## axis_matmul2x2
module axis_matmul2x2(
    input                       clk             ,
    input                       rst             ,
    input                       s_axis_tvalid   ,
    input     [31 : 0]          s_axis_tdata    ,
    input                       s_axis_tlast    ,
    output                      s_axis_tready   ,
    output                      m_axis_tvalid   ,
    output    [31 : 0]          m_axis_tdata    ,
    output                      m_axis_tlast    ,
    input                       m_axis_tready   
);
    wire [3:0]  io_in_a_0;
    wire [3:0]  io_in_a_1;
    wire [3:0]  io_in_b_0;
    wire [3:0]  io_in_b_1;
    wire [15:0] io_out_c_0;
    wire [15:0] io_out_c_1;
    assign io_in_a_0 = s_axis_tdata[00+:4];
    assign io_in_a_1 = s_axis_tdata[08+:4];
    assign io_in_b_0 = s_axis_tdata[16+:4];
    assign io_in_b_1 = s_axis_tdata[24+:4];
    assign m_axis_tdata = {io_out_c_1,io_out_c_0};
    assign m_axis_tlast = m_axis_tvalid;
    top u_top(
        .clock        (clk              ),
        .reset        (rst              ),
        .io_in_valid  (s_axis_tvalid    ),
        .io_out_ready (s_axis_tready    ),
        .io_in_a_0    (io_in_a_0        ),
  ...
clock: 4.56 ns
lec_check: 0
abc_area: 1
cap_margin: 0
core_margin: 2
core_utilization: 72
cts_cluster_diameter: 209
setup_slack_margin: -0.43
slew_margin: 20
run.sh (not shown) runs the stock make flow with config.mk's settings and CLKGATE_MAP_FILE=.
The starting point reached the layout checks and failed them: setup timing.
Then changed:
--- a/flow/config.mk
+++ b/flow/config.mk
@@ -9 +9 @@
-export CAP_MARGIN = 0
+export CAP_MARGIN = 20
@@ -13 +13,2 @@
-export SETUP_SLACK_MARGIN = -0.43
+export PLACE_DENSITY_LB_ADDON = 0.01
+export SETUP_SLACK_MARGIN = 1.29
==> flow/constraint.sdc (replaced) <==
create_clock -name core_clock -period 4.59 [get_ports {clk}]
set_input_delay 0.9180 -clock core_clock [delete_from_list [all_inputs] [get_ports {clk}]]
set_output_delay 0.9180 -clock core_clock [all_outputs]
set_load 0.01 [all_outputs]
What happened:
- The new run completed, yet does not pass: setup timing
- via count increases by 1.0%
- sequential share of layout area barely changes
- wire length increases by 2.2%
- total power decreases by 2.8%
- area after synthesis stays the same
Then changed:
--- a/flow/config.mk
+++ b/flow/config.mk
@@ -8 +7,0 @@
-export ABC_AREA = 1
@@ -12,3 +10,0 @@
-export CTS_CLUSTER_DIAMETER = 209
-export PLACE_DENSITY_LB_ADDON = 0.01
-export SETUP_SLACK_MARGIN = 1.29
==> flow/constraint.sdc (replaced) <==
create_clock -name core_clock -period 9.59 [get_ports {clk}]
set_input_delay 1.9180 -clock core_clock [delete_from_list [all_inputs] [get_ports {clk}]]
set_output_delay 1.9180 -clock core_clock [all_outputs]
set_load 0.01 [all_outputs]
The new run finished with timing, DRC and antenna clean.
Synthesized cell count falls by roughly a tenth.
Count of clock-buffer cells in the layout falls by 4.
First-iteration DRC count falls by roughly a tenth.
Final cell count falls by roughly a tenth.

========
== purple ==
axis_matmul2x2 again, from the RTL that the note above started with.
Settings: LEC_CHECK=0, ABC_AREA=1, CAP_MARGIN=20, CORE_MARGIN=7, CORE_UTILIZATION=40, CTS_CLUSTER_SIZE=35, HOLD_SLACK_MARGIN=0.07, SLEW_MARGIN=10; clock period 6.48 ns.
The inputs of blue differ from those of purple as listed below.
--- a/flow/config.mk
+++ b/flow/config.mk
@@ -6,9 +6,6 @@
 export NUM_CORES = 4
 export LEC_CHECK = 0
-export ABC_AREA = 1
 export CAP_MARGIN = 20
-export CORE_MARGIN = 7
+export CORE_MARGIN = 2
 export CORE_UTILIZATION = 40
-export CTS_CLUSTER_SIZE = 35
-export HOLD_SLACK_MARGIN = 0.07
-export SLEW_MARGIN = 10
+export SLEW_MARGIN = 20
==> flow/constraint.sdc <==
create_clock -name core_clock -period 7.16 [get_ports {clk}]
set_input_delay 1.4320 -clock core_clock [delete_from_list [all_inputs] [get_ports {clk}]]
set_output_delay 1.4320 -clock core_clock [all_outputs]
set_load 0.01 [all_outputs]
## What came out
Compared with purple, blue supports a lower clock frequency.
purple has a lower post-detailed-route wirelength per cell than blue.
Summary — sum of routed wire length over all layers, blue relative to purple: lower, by 1.2 mm.
Placement-stage cell area: blue higher than purple
Per the comparison of blue with purple, cell area power density went down; final cell count has decreased; worst hold slack has remained practically unchanged; total power has decreased; total die size dropped 7.7%.
Worst max-slew margin expressed relative to the limit: blue vs purple down 12 points
Relative to purple, portion of the layout cell area used by clock cells increased by 0.20 points in blue.

========
axis_matmul2x2 again, from the RTL that the note above started with.
export LEC_CHECK = 0
export ABC_AREA = 1
export CAP_MARGIN = 20
export CORE_MARGIN = 2
export CORE_UTILIZATION = 72
export CTS_CLUSTER_SIZE = 15
export PLACE_DENSITY = 0.73
export SETUP_SLACK_MARGIN = -0.33
export SLEW_MARGIN = 20
create_clock -name core_clock -period 4.55 [get_ports {clk}]
The baseline produced a layout that fails on negative setup slack.
Rerun with:
==> flow/config.mk (replaced) <==
export PLATFORM = sky130hd
export DESIGN_NAME = axis_matmul2x2
export DESIGN_NICKNAME = axis_matmul2x2
export VERILOG_FILES = /design/flow/design.v
export SDC_FILE = /design/flow/constraint.sdc
export NUM_CORES = 4
export LEC_CHECK = 0
export CAP_MARGIN = 20
export CORE_MARGIN = 2
export CORE_UTILIZATION = 65
export SLEW_MARGIN = 20
==> flow/constraint.sdc (replaced) <==
create_clock -name core_clock -period 3.98 [get_ports {clk}]
set_input_delay 0.7960 -clock core_clock [delete_from_list [all_inputs] [get_ports {clk}]]
set_output_delay 0.7960 -clock core_clock [all_outputs]
set_load 0.01 [all_outputs]
What happened: The new run completed and failed the layout checks on negative setup slack; sequential power grows by 21%; total power goes up by 23%; setup slack is worse by 0.48 ns; wire length is lower by 11%; area after synthesis came out higher by 2.4%; critical path depth climbs by 1; combinational power increases by 43%.

========
== run 1 ==
axis_matmul2x2 again, from the RTL that the note above started with.
clock: 4.53 ns
lec_check: 0
abc_area: 1
cap_margin: 20
core_margin: 2
core_utilization: 72
cts_cluster_diameter: 209
place_density_lb_addon: 0.08
setup_slack_margin: 1.34
slew_margin: 20
Run 1: flow complete, layout not clean; failing: setup timing
Changes in run 2 relative to run 1:
- changing SETUP_SLACK_MARGIN from 1.34 to 1.5
- changing the clock period (ns, I/O delays scaled along) from 4.53 to 5.55
## What came out
Nothing crashed in run 2 and all stages finished; the problem is that the final layout failed, the offending checks being setup timing.
Total power: run 2 < run 1
Of the two values seen for source of the critical timing path, u_top.sa.sa_1_0.mac.mul.pp_generator.pp_0[2]$_SDFF_PP0_ was produced by run 2 and u_top.sa.sa_1_1.mac.mul.pp_generator.pp_0[2]$_SDFF_PP0_ by run 1.
Looking at time the final worst path needs with I/O delays and setup, run 2 sits 0.14 ns below run 1.
Taking run 1 as the reference, in run 2 largest net degree at the start of global routing down 42; share of the cycle needed by the critical path after routing down 30 points; sequential fraction of total cell area up 0.84 points; wire length of the first global-routing pass down 6.5%; combinational power down 24%.
Input-level comparison between run 3 and run 2:
- a deleted PLACE_DENSITY_LB_ADDON that had been 0.08
- a change of CORE_UTILIZATION from 72 to 66
- a deleted SETUP_SLACK_MARGIN that had been 1.5
- a deleted ABC_AREA that had been 1
- a change of the clock period (ns, I/O delays scaled along) from 5.55 to 6.24
--- outcome ---
- Diff run 2 -> run 3 | post-synthesis net count | decrease of about 11%
- Completing all stages was not enough for run 3: its layout failed the final checks because of setup timing.
- From run 2 to run 3 the numbers moved as follows: final cell count without fillers lower, shortest clock period the worst path allows after layout shrank by 0.10 ns, timing-limited maximum frequency now sits higher, area taken by flip-flops and latches did not really move.
- Summary of run 3 over run 2: design area now larger; power share of the combinational group grew by 2.4 points; power after layout -3.4%; non-clock buffer count now sits lower.
--- input diff run 3..run 4 ---
- putting SETUP_SLACK_MARGIN at 1.08 where nothing was set
- swapping 66 for 40 in CORE_UTILIZATION
- clearing CTS_CLUSTER_DIAMETER, which used to be 209
- swapping 6.24 for 7.16 in the clock period (ns, I/O delays scaled along)
==> comparison <==
Run 4 reached the final stage; the timing, design-rule and antenna checks on its layout passed. Wire length for run 4: 1.4% down relative to run 3. In the flow results for run 4 and run 3, the total power divided by cell area is smaller on run 4. Run 4 — total power 0.49 mW lower, run 3 as reference. Diff run 3 -> run 4: wire length of the first global-routing pass held steady; area of the multi-input gates grew by about 1.1%; worst slack at placement grew by 0.84 ns; overall die width grew by about 28%. Run 4 vs run 3, part of the power in combinational logic went down by 0.8 points.
What run 5 does differently from run 4 at the input level:
- CORE_UTILIZATION changed from 40 to 72
- PLACE_DENSITY_LB_ADDON newly set to 0.0
- SETUP_SLACK_MARGIN removed (was 1.08)
- the clock period (ns, I/O delays scaled along) changed from 7.16 to 5.76
==> results <==
[run 5] flow finished | final checks: failed | reasons: setup timing
Looking at final standard cell area without fillers, run 5 sits below run 4.
NOTE non-clock buffer count run 4->run 5 increased slightly
Run 5 vs. run 4: met1 usage went up by 15 points.
Compared to run 4, run 5 shows a narrower setup margin.
Re synthesized instance count: no difference whatsoever between run 5 and run 4.
Comparing sequential share of cell area for run 4 and run 5, the smaller number came from run 4.
Setup changes, run 5 to run 6
- CORE_UTILIZATION: 72 -> 68
- PLACE_DENSITY_LB_ADDON: 0.0 -> unset
- the clock period (ns, I/O delays scaled along): 5.76 -> 5.81
Results
Each of run 5 and run 6 falls short of a clean finish.
In run 6 the implementation completed, yet the final layout does not meet the checks, the culprit being setup timing.
| share of total power in combinational logic | run 5 vs run 6 | ≈ equal |
Run 6 vs. run 5: die size went up, wire length decreased by about 4.7% relative to the old numbers, area taken by multi-input logic gates stayed essentially flat, first-iteration DRC count now sits lower, hold slack now sits at about the same level.
For the final clock period utilization by the worst path, run 6 came in 1.7 points lower than run 5 did.
Comparing run 6 and run 5, the lower met3 routing resource usage after global routing was measured on run 5.
Looking at count of buffering cells on the critical path with inverters included, run 6 sits 2 above run 5.
Compared to run 5, run 6 has post-route worst setup slack 0.092 ns higher.
The sequential share of layout area of run 5 and that of run 6 are within noise of each other.

========
== P ==
axis_matmul2x2 again, from the RTL that the note above started with.
clock: 4.1 ns
lec_check: 0
abc_area: 1
cap_margin: 20
core_margin: 2
core_utilization: 72
cts_cluster_size: 49
hold_slack_margin: 0.29
place_density_lb_addon: 0.08
setup_slack_margin: -0.24
slew_margin: 20
Nothing crashed in P and all stages finished; the problem is that the final layout failed, the offending checks being setup timing.
Setup changes, P to Q
Settings: SETUP_SLACK_MARGIN no longer set, was -0.24; PLACE_DENSITY_LB_ADDON no longer set, was 0.08; HOLD_SLACK_MARGIN no longer set, was 0.29; CTS_CLUSTER_DIAMETER now 209, previously not set; CTS_CLUSTER_SIZE no longer set, was 49; the clock period (ns, I/O delays scaled along) now 5.55, was 4.1.
Notes after the runs:
Comparing Q and P, wire length reported by the detailed router is lower on Q. Although Q finished all stages, its layout failed final checks on setup timing. Taking P as the reference, in Q maximum fanout along the worst path saw a decrease, worst slack at placement moved up, inverter count held. Diff P -> Q | wire length of the first global-routing pass | down by a few percent. P → Q: share of cell area taken by flip-flops and latches held steady; buffer count excluding the clock tree in the final layout decreased by 20% relative to the old numbers.

========
axis_matmul2x2 again, from the RTL that the note above started with.
clock: 4.77 ns
lec_check: 0
abc_area: 1
cap_margin: 20
core_margin: 2
core_utilization: 72
cts_cluster_diameter: 99
place_density: 0.37
setup_slack_margin: -0.34
slew_margin: 20
The baseline reached the layout checks and failed them: setup timing.
Rerun with:
- CTS_CLUSTER_DIAMETER: 99 -> not set
- PLACE_DENSITY: 0.37 -> 0.79
- SETUP_SLACK_MARGIN: -0.34 -> not set
- clock period: 4.77 -> 6.5 ns (I/O delays scaled with it)
=> The changed run finished but fails on setup timing; hold slack hardly moves; via count hardly moves; worst setup slack gains 1.7 ns; area after synthesis stays the same.

========
Starting RTL as in the previous note.
clock: 10.0 ns
lec_check: 0
abc_area: 0
cap_margin: 20
cell_pad_in_sites_detail_placement: 2
cell_pad_in_sites_global_placement: 0
core_aspect_ratio: 1.29
core_margin: 5
core_utilization: 52
cts_cluster_diameter: 22
cts_cluster_size: 22
hold_slack_margin: 0.07
min_routing_layer: met2
place_density: 0.47
slew_margin: 10
The first run failed in clock tree synthesis (4_1_cts) on DPL-0033.
Rerun with:
- CELL_PAD_IN_SITES_DETAIL_PLACEMENT: 2 -> not set
- CELL_PAD_IN_SITES_GLOBAL_PLACEMENT: 0 -> 3
- CORE_MARGIN: 5 -> 7
- CTS_CLUSTER_DIAMETER: 22 -> 57
- MIN_ROUTING_LAYER: met2 -> not set
- SETUP_SLACK_MARGIN: not set -> -0.44
- clock period: 10.0 -> 7.41 ns (I/O delays scaled with it)
=> With this change the flow did not get past global placement without I/O (3_1_place_gp_skip_io), error GPL-0301. Synthesized cell count is unchanged. Die area is higher by 4.7%. Area after synthesis does not change.
Rerun with:
- ABC_AREA: 0 -> not set
- CELL_PAD_IN_SITES_GLOBAL_PLACEMENT: 3 -> not set
- CORE_ASPECT_RATIO: 1.29 -> not set
- CORE_MARGIN: 7 -> 2
- CORE_UTILIZATION: 52 -> 40
- CTS_CLUSTER_DIAMETER: 57 -> not set
- CTS_CLUSTER_SIZE: 22 -> not set
- HOLD_SLACK_MARGIN: 0.07 -> not set
- PLACE_DENSITY: 0.47 -> not set
- SETUP_SLACK_MARGIN: -0.44 -> not set
- SLEW_MARGIN: 10 -> 20
- clock period: 7.41 -> 7.5 ns (I/O delays scaled with it)
What happened:
- With this change the flow finished with timing, DRC and antenna clean
- synthesized cell count is unchanged
- area after synthesis does not change
- die size rose by 15%

========
axis_matmul2x2 again, from the RTL that the note above started with.
clock: 4.66 ns
lec_check: 0
abc_area: 1
cap_margin: 0
core_margin: 2
core_utilization: 72
cts_cluster_diameter: 99
place_density: 0.37
setup_slack_margin: -0.34
slew_margin: 20
The first run finished but fails on setup timing.
Then changed:
CTS_CLUSTER_DIAMETER = default   (was 99)
CTS_CLUSTER_SIZE = 49   (was default)
HOLD_SLACK_MARGIN = 0.29   (was default)
PLACE_DENSITY = 0.35   (was 0.37)
SETUP_SLACK_MARGIN = -0.35   (was -0.34)
clock period = 4.82 ns   (was 4.66 ns; I/O delays follow)
Effect: The new run ran to the end with violations: setup timing; die size does not change; hold slack barely changes; total power decreases by a few percent; critical path depth stays the same; fmax falls slightly; final area shrinks slightly; worst setup slack improved by 0.059 ns; synthesized cell count is unchanged; combinational power is about the same.
Then changed:
CAP_MARGIN = 20   (was 0)
CORE_ASPECT_RATIO = 0.5   (was default)
PLACE_DENSITY = default   (was 0.35)
PLACE_DENSITY_LB_ADDON = 0.14   (was default)
SETUP_SLACK_MARGIN = 0.91   (was -0.35)
The new run completed, yet does not pass: setup timing.
Power goes down by 4.6%.
Wire length goes up by 19%.
Utilization goes up by 0.21 points.
Clock skew is about the same.
Then changed:
CORE_ASPECT_RATIO = default   (was 0.5)
CTS_CLUSTER_SIZE = default   (was 49)
HOLD_SLACK_MARGIN = default   (was 0.29)
PLACE_DENSITY_LB_ADDON = 0.19   (was 0.14)
SETUP_SLACK_MARGIN = default   (was 0.91)
clock period = 4.77 ns   (was 4.82 ns; I/O delays follow)
The changed run finished but fails on setup timing.
Cell count drops by 0.56%.
Sequential power is about the same.
Non-clock buffer count climbs by 4.
Setup slack is better by 0.066 ns.
Power climbs by 3.9%.
Design area barely changes.
Via count drops by 4.6%.
Die size drops by 0.33%.
Synthesized cell count is unchanged.

========
rev 12:
Starting RTL as in the previous note.
## axis_matmul2x2
module axis_matmul2x2(
    input                       clk             ,
    input                       rst             ,
    input                       s_axis_tvalid   ,
    input     [31 : 0]          s_axis_tdata    ,
    input                       s_axis_tlast    ,
    output                      s_axis_tready   ,
    output                      m_axis_tvalid   ,
    output    [31 : 0]          m_axis_tdata    ,
    output                      m_axis_tlast    ,
    input                       m_axis_tready   
);
clock: 4.13 ns
lec_check: 0
abc_area: 1
cap_margin: 20
core_margin: 2
core_utilization: 72
cts_cluster_size: 97
hold_slack_margin: 0.29
place_density_lb_addon: 0.1
setup_slack_margin: 1.22
slew_margin: 20
In rev 12 the implementation ran to completion but is not tape-out ready, as the final checks report negative setup slack.
Input changes introduced in rev 13 (baseline for comparison: rev 12):
--- a/flow/config.mk
+++ b/flow/config.mk
@@ -12 +12 @@
-export CTS_CLUSTER_SIZE = 97
+export CTS_CLUSTER_SIZE = 92
@@ -14,2 +14 @@
-export PLACE_DENSITY_LB_ADDON = 0.1
-export SETUP_SLACK_MARGIN = 1.22
+export PLACE_DENSITY_LB_ADDON = 0.19
==> flow/constraint.sdc <==
create_clock -name core_clock -period 4.47 [get_ports {clk}]
set_input_delay 0.8940 -clock core_clock [delete_from_list [all_inputs] [get_ports {clk}]]
set_output_delay 0.8940 -clock core_clock [all_outputs]
set_load 0.01 [all_outputs]
==> results <==
- Rev 13 -> stages 100% | layout checks FAIL | negative setup slack
- Cmp rev 13 vs rev 12: worst setup slack higher in rev 13
- Compared with rev 12, rev 13 ends up with a smaller final cell area.
- Compared with rev 12, in rev 13 sequential share of layout area moved up; overall power moved down; global-route usage over all layers moved down.
No activity file was given, so power comes from the tool's default toggle rates.
